== sierra ==
==> flow/design.v (excerpt) <==
module PPU (
    input clk,
    input rst,
    input i_en,
    input [32-1:0] data_in,
    input [11:0] scaling_factor,
    output logic[6:0] data_out,
    output logic valid,
    output logic [31:0] data_in_out
);
clock: 120.0 ns
lec_check: 0
cap_margin: 20
core_margin: 2
core_utilization: 68
slew_margin: 5
run.sh (not shown) runs the stock make flow with config.mk's settings and CLKGATE_MAP_FILE=.
sierra did not stop at any stage, and its layout met the timing, DRC and antenna checks.
#### Input delta (yarrow over sierra)
Settings: an added TNS_END_PERCENT of 15; an added CTS_CLUSTER_DIAMETER of 377; an added GPL_TIMING_DRIVEN of 0; a change of CORE_UTILIZATION from 68 to 40; an added CTS_CLUSTER_SIZE of 21; an added CELL_PAD_IN_SITES_GLOBAL_PLACEMENT of 0; a change of SLEW_MARGIN from 5 to 20; an added SETUP_SLACK_MARGIN of 1.19.
Notes after the runs:
Across both runs, final cell utilization of the core was lower for yarrow than for sierra.
Tap cell instance count came out higher on yarrow than on sierra.
In the reports for yarrow and sierra, the smaller final critical-path setup slack belongs to sierra.
As far as xor/xnor share of the synthesized area goes, sierra and yarrow are indistinguishable; the numbers are identical.
From yarrow to sierra, synthesized cell count did not move at all.
In the final reports, the cell area of yarrow is larger than that of sierra.
First-iteration DRC count of yarrow falls short of that of sierra by more than a quarter.
Sort yarrow and sierra by synthesis-to-finish area growth asc -> top: sierra
diff inputs: yarrow => maple
Settings: clearing CTS_CLUSTER_SIZE, which used to be 21; clearing CTS_CLUSTER_DIAMETER, which used to be 377; clearing SETUP_SLACK_MARGIN, which used to be 1.19; clearing TNS_END_PERCENT, which used to be 15; clearing GPL_TIMING_DRIVEN, which used to be 0; swapping 40 for 69 in CORE_UTILIZATION; clearing CELL_PAD_IN_SITES_GLOBAL_PLACEMENT, which used to be 0; swapping 120.0 for 115.0 in the clock period (ns, I/O delays scaled along).
==> results <==
Compared to yarrow, maple has via count normalized by instance count about 18% higher.
In the metrics for maple and yarrow, the one carrying the higher sequential share of layout area is maple.
In maple, global-route usage is higher than in yarrow.
maple vs yarrow on clock-buffer cell count: maple is the lower one.
Looking at post-layout utilization of the core, maple sits 32 points above yarrow.
Number of fill cells down 3499 in maple wrt yarrow
Relative to yarrow, the final standard cell count with taps included and fillers excluded measured on maple has decreased by a little under 10%.
Part of the cycle the worst path needs up 1.9 points in maple wrt yarrow
Input-level comparison between xenon and maple:
Settings: TNS_END_PERCENT: unset -> 5; CORE_UTILIZATION: 69 -> 68; HOLD_SLACK_MARGIN: unset -> -0.09; CTS_CLUSTER_SIZE: unset -> 50; the clock period (ns, I/O delays scaled along): 115.0 -> 103.0.
### Flow results
Stage in which a tool error killed xenon: global routing (5_1_grt). Every stage of the flow completed for maple, and the final layout passed the timing, DRC and antenna checks. From maple to xenon, area fraction in mux cells did not move at all. xenon vs maple — die width rose 0.71%. xenon vs. maple: full die area shows an increase of 1.4%; quantity of gates resized following cts shows an increase of 46. Relative to maple, xenon degrades HPWL reported at the end of detailed placement. xenon reports a higher row count than maple does. xenon against maple; vertical die dimension is up slightly.

---

== the baseline ==
The RTL this note starts from:
==> flow/design.v <==
module PPU (
    input clk,
    input rst,
    input i_en,
    input [32-1:0] data_in,
    input [11:0] scaling_factor,
    output logic[6:0] data_out,
    output logic valid,
    output logic [31:0] data_in_out
);
logic [32 - 1:0] relu_out;
logic [32:0] data_shift;
logic [7:0] data_quant;
logic [8:0] data_temp;
always @(*) begin
    relu_out = (data_in[32 - 1])? 32'd0 : data_in;
    /*verilator lint_off WIDTHEXPAND*/
    /*verilator lint_off WIDTHTRUNC*/
    data_shift = ({relu_out, 1'b0} / scaling_factor);
    /*verilator lint_on WIDTHTRUNC*/
    /*verilator lint_on WIDTHEXPAND*/
    data_temp = (data_shift > 127)? 254 : data_shift[8:0] + {8'b0, data_shift[0]};
end
always @(posedge clk) begin
    if(rst) begin
        valid <= 1'd0;
        data_out <= 7'd0;
        data_in_out <= 32'd0;
    end
    else begin
        valid <= i_en;
        data_out <= (i_en)? data_temp[7:1] : 7'd0;
        data_in_out <= data_in;
    end
end
endmodule
Settings: LEC_CHECK=0, ABC_AREA=0, CAP_MARGIN=0, CORE_ASPECT_RATIO=0.5, CORE_MARGIN=2, CORE_UTILIZATION=64, CTS_CLUSTER_DIAMETER=53, CTS_CLUSTER_SIZE=10, GPL_ROUTABILITY_DRIVEN=0, MIN_ROUTING_LAYER=met1, PLACE_DENSITY=0.67, SLEW_MARGIN=5, TNS_END_PERCENT=5; clock period 182.0 ns.
The baseline finished every stage and its layout cleared the timing, DRC and antenna checks.
Input-level comparison between the candidate and the baseline:
- a change of CORE_UTILIZATION from 64 to 57
- a change of SLEW_MARGIN from 5 to 20
- a change of CAP_MARGIN from 0 to 20
- a deleted CTS_CLUSTER_SIZE that had been 10
- a deleted ABC_AREA that had been 0
- a deleted PLACE_DENSITY that had been 0.67
- a deleted CTS_CLUSTER_DIAMETER that had been 53
- a deleted CORE_ASPECT_RATIO that had been 0.5
- a deleted MIN_ROUTING_LAYER that had been met1
- a deleted GPL_ROUTABILITY_DRIVEN that had been 0
- a change of the clock period (ns, I/O delays scaled along) from 182.0 to 98.5
[summary]
[compare] base=the baseline new=the candidate: routed length on met1 picked up an extra 16%, maximum fanout along the worst path now smaller, count of input and output buffers essentially unchanged.
Comparing the baseline and the candidate, tally of non-filler cells in the final layout is lower on the baseline.
Logic depth of the worst setup path including buffers in the candidate is 19 higher than in the baseline
The candidate finished all stages; however, its layout fails the closing checks, the failures being negative setup slack.

---

exp/pepper:
RTL: the design.v shown in full above, as it stands there.
==> flow/config.mk <==
export PLATFORM = sky130hd
export DESIGN_NAME = PPU
export DESIGN_NICKNAME = PPU
export VERILOG_FILES = /design/flow/design.v
export SDC_FILE = /design/flow/constraint.sdc
export NUM_CORES = 4
export LEC_CHECK = 0
export CAP_MARGIN = 20
export CORE_MARGIN = 2
export CORE_UTILIZATION = 8
export SLEW_MARGIN = 20
==> flow/constraint.sdc <==
create_clock -name core_clock -period 150.0 [get_ports {clk}]
set_input_delay 30.0000 -clock core_clock [delete_from_list [all_inputs] [get_ports {clk}]]
set_output_delay 30.0000 -clock core_clock [all_outputs]
set_load 0.01 [all_outputs]
For exp/willow, these inputs were changed with respect to exp/pepper:
# exp/pepper
export LEC_CHECK = 0
export CAP_MARGIN = 20
export CORE_MARGIN = 2
export CORE_UTILIZATION = 8
export SLEW_MARGIN = 20
create_clock -name core_clock -period 150.0 [get_ports {clk}]
# exp/willow
export LEC_CHECK = 0
export CAP_MARGIN = 20
export CORE_MARGIN = 2
export CORE_UTILIZATION = 58
export SLEW_MARGIN = 20
create_clock -name core_clock -period 100.0 [get_ports {clk}]
Findings:
- Status exp/willow: flow complete, layout not clean - negative setup slack
- exp/willow vs. exp/pepper: average wire per standard cell now sits higher, width of the chip now sits lower, ratio of final minimum period to clock period now sits higher.
- Sort exp/willow and exp/pepper by final-layout setup total negative slack, descending, and exp/pepper comes first.
Setup changes, exp/willow to exp/xenon
# exp/willow
export LEC_CHECK = 0
export CAP_MARGIN = 20
export CORE_MARGIN = 2
export CORE_UTILIZATION = 58
export SLEW_MARGIN = 20
create_clock -name core_clock -period 100.0 [get_ports {clk}]
# exp/xenon
export LEC_CHECK = 0
export CAP_MARGIN = 20
export CORE_MARGIN = 2
export CORE_UTILIZATION = 40
export SETUP_SLACK_MARGIN = 5.0
export SLEW_MARGIN = 20
create_clock -name core_clock -period 115.0 [get_ports {clk}]
--- outcome ---
Looking at the reports, exp/xenon completed the entire flow and the layout it produced met the timing, DRC and antenna checks.
Routed wire length ended up 20% lower on exp/xenon than on exp/willow.
Comparing exp/willow and exp/xenon, the higher standard cell area after detailed placement was measured on exp/willow.
Relative to exp/willow, the estimated wirelength of the detail-placed design measured on exp/xenon has decreased by a little under 10%.
Of exp/willow and exp/xenon, the run reporting the lower worst hold margin was exp/willow.
In terms of clock tree cell share of total cell area, exp/willow and exp/xenon differ only marginally.
Changes observed in exp/xenon relative to exp/willow: required time of the critical path went up 15.01 ns; critical path depth went down 3.
The inputs of exp/nickel differ from those of exp/xenon as listed below.
# exp/xenon
export LEC_CHECK = 0
export CAP_MARGIN = 20
export CORE_MARGIN = 2
export CORE_UTILIZATION = 40
export SETUP_SLACK_MARGIN = 5.0
export SLEW_MARGIN = 20
create_clock -name core_clock -period 115.0 [get_ports {clk}]
# exp/nickel
export LEC_CHECK = 0
export CAP_MARGIN = 20
export CORE_MARGIN = 2
export CORE_UTILIZATION = 40
export CTS_CLUSTER_DIAMETER = 279
export CTS_CLUSTER_SIZE = 10
export PLACE_DENSITY = 0.79
export SLEW_MARGIN = 30
create_clock -name core_clock -period 205.0 [get_ports {clk}]
[summary]
Across exp/nickel and exp/xenon, the outcome is the same: a clean finish for every run. exp/nickel against exp/xenon: worst relative slew slack shows an increase of 5.6 points; count of vias placed by the detailed router shows a reduction of 1000; fraction of met3 tracks used by global routing went up 0.50 points; area of the placeable core comparable. | detailed-routing iteration count for the pre-antenna-repair pass | higher: exp/xenon |. exp/nickel vs. exp/xenon: share of the core filled with cells shrank by 7.2 points.

---

// PPU: RTL as listed in full above, without the edits since
Settings: LEC_CHECK=0, ABC_AREA=1, CAP_MARGIN=20, CORE_MARGIN=2, CORE_UTILIZATION=68, CTS_CLUSTER_SIZE=15, MAX_ROUTING_LAYER=met4, SLEW_MARGIN=20; clock period 70.9 ns.
The first run died in 3_5_place_dp with DPL-0038.
Then changed:
- ABC_AREA: 1 -> unset
- CORE_UTILIZATION: 68 -> 65
- CTS_CLUSTER_SIZE: 15 -> unset
- HOLD_SLACK_MARGIN: unset -> -0.1
- TNS_END_PERCENT: unset -> 5
- clock period: 70.9 -> 98.5 ns (I/O delays scaled with it)
The changed run never finished: it broke off in 5_1_grt. Die size decreases by about 11%. Area after synthesis decreases by about 15%. Synthesized cell count falls by 25%.
Then changed:
- CORE_UTILIZATION: 65 -> 40
- HOLD_SLACK_MARGIN: -0.1 -> unset
- MAX_ROUTING_LAYER: met4 -> unset
- TNS_END_PERCENT: 5 -> unset
- clock period: 98.5 -> 120.0 ns (I/O delays scaled with it)
What happened:
- The new run passed the timing, DRC and antenna checks
- synthesized area is unchanged
- synthesized cell count is unchanged
- die size goes up by well over a third
Then changed:
- CELL_PAD_IN_SITES_GLOBAL_PLACEMENT: unset -> 2
- CTS_CLUSTER_DIAMETER: unset -> 377
- CTS_CLUSTER_SIZE: unset -> 21
- SETUP_SLACK_MARGIN: unset -> 1.19
Outcome: The changed run finished with timing, DRC and antenna clean; first-iteration DRC count grows by 20%; core utilization went up by 0.85 points; design area grows by 1.9%; synthesized area does not change; die area does not change; routed wire length grows by 18%; cell count rose by 0.96%; hold slack stays flat; setup slack gains 0.65 ns; sequential share of layout area hardly moves.
Then changed:
- CTS_CLUSTER_DIAMETER: 377 -> 99
- GPL_TIMING_DRIVEN: unset -> 0
- TNS_END_PERCENT: unset -> 15
Outcome:
- wire length fell by about 1.1%
- critical path depth rose by 35
- design area rose by 8.5%
Then changed:
- CAP_MARGIN: 20 -> 15
- CELL_PAD_IN_SITES_DETAIL_PLACEMENT: unset -> 2
- CELL_PAD_IN_SITES_GLOBAL_PLACEMENT: 2 -> unset
- CORE_UTILIZATION: 40 -> 68
- CTS_CLUSTER_DIAMETER: 99 -> unset
- CTS_CLUSTER_SIZE: 21 -> unset
- GPL_ROUTABILITY_DRIVEN: unset -> 0
- SETUP_SLACK_MARGIN: 1.19 -> unset
- SLEW_MARGIN: 20 -> 5
- TNS_END_PERCENT: 15 -> 75
The changed run died in 3_5_place_dp.
Synthesized area does not change.
Die size decreases by 41%.
Synthesized cell count does not change.
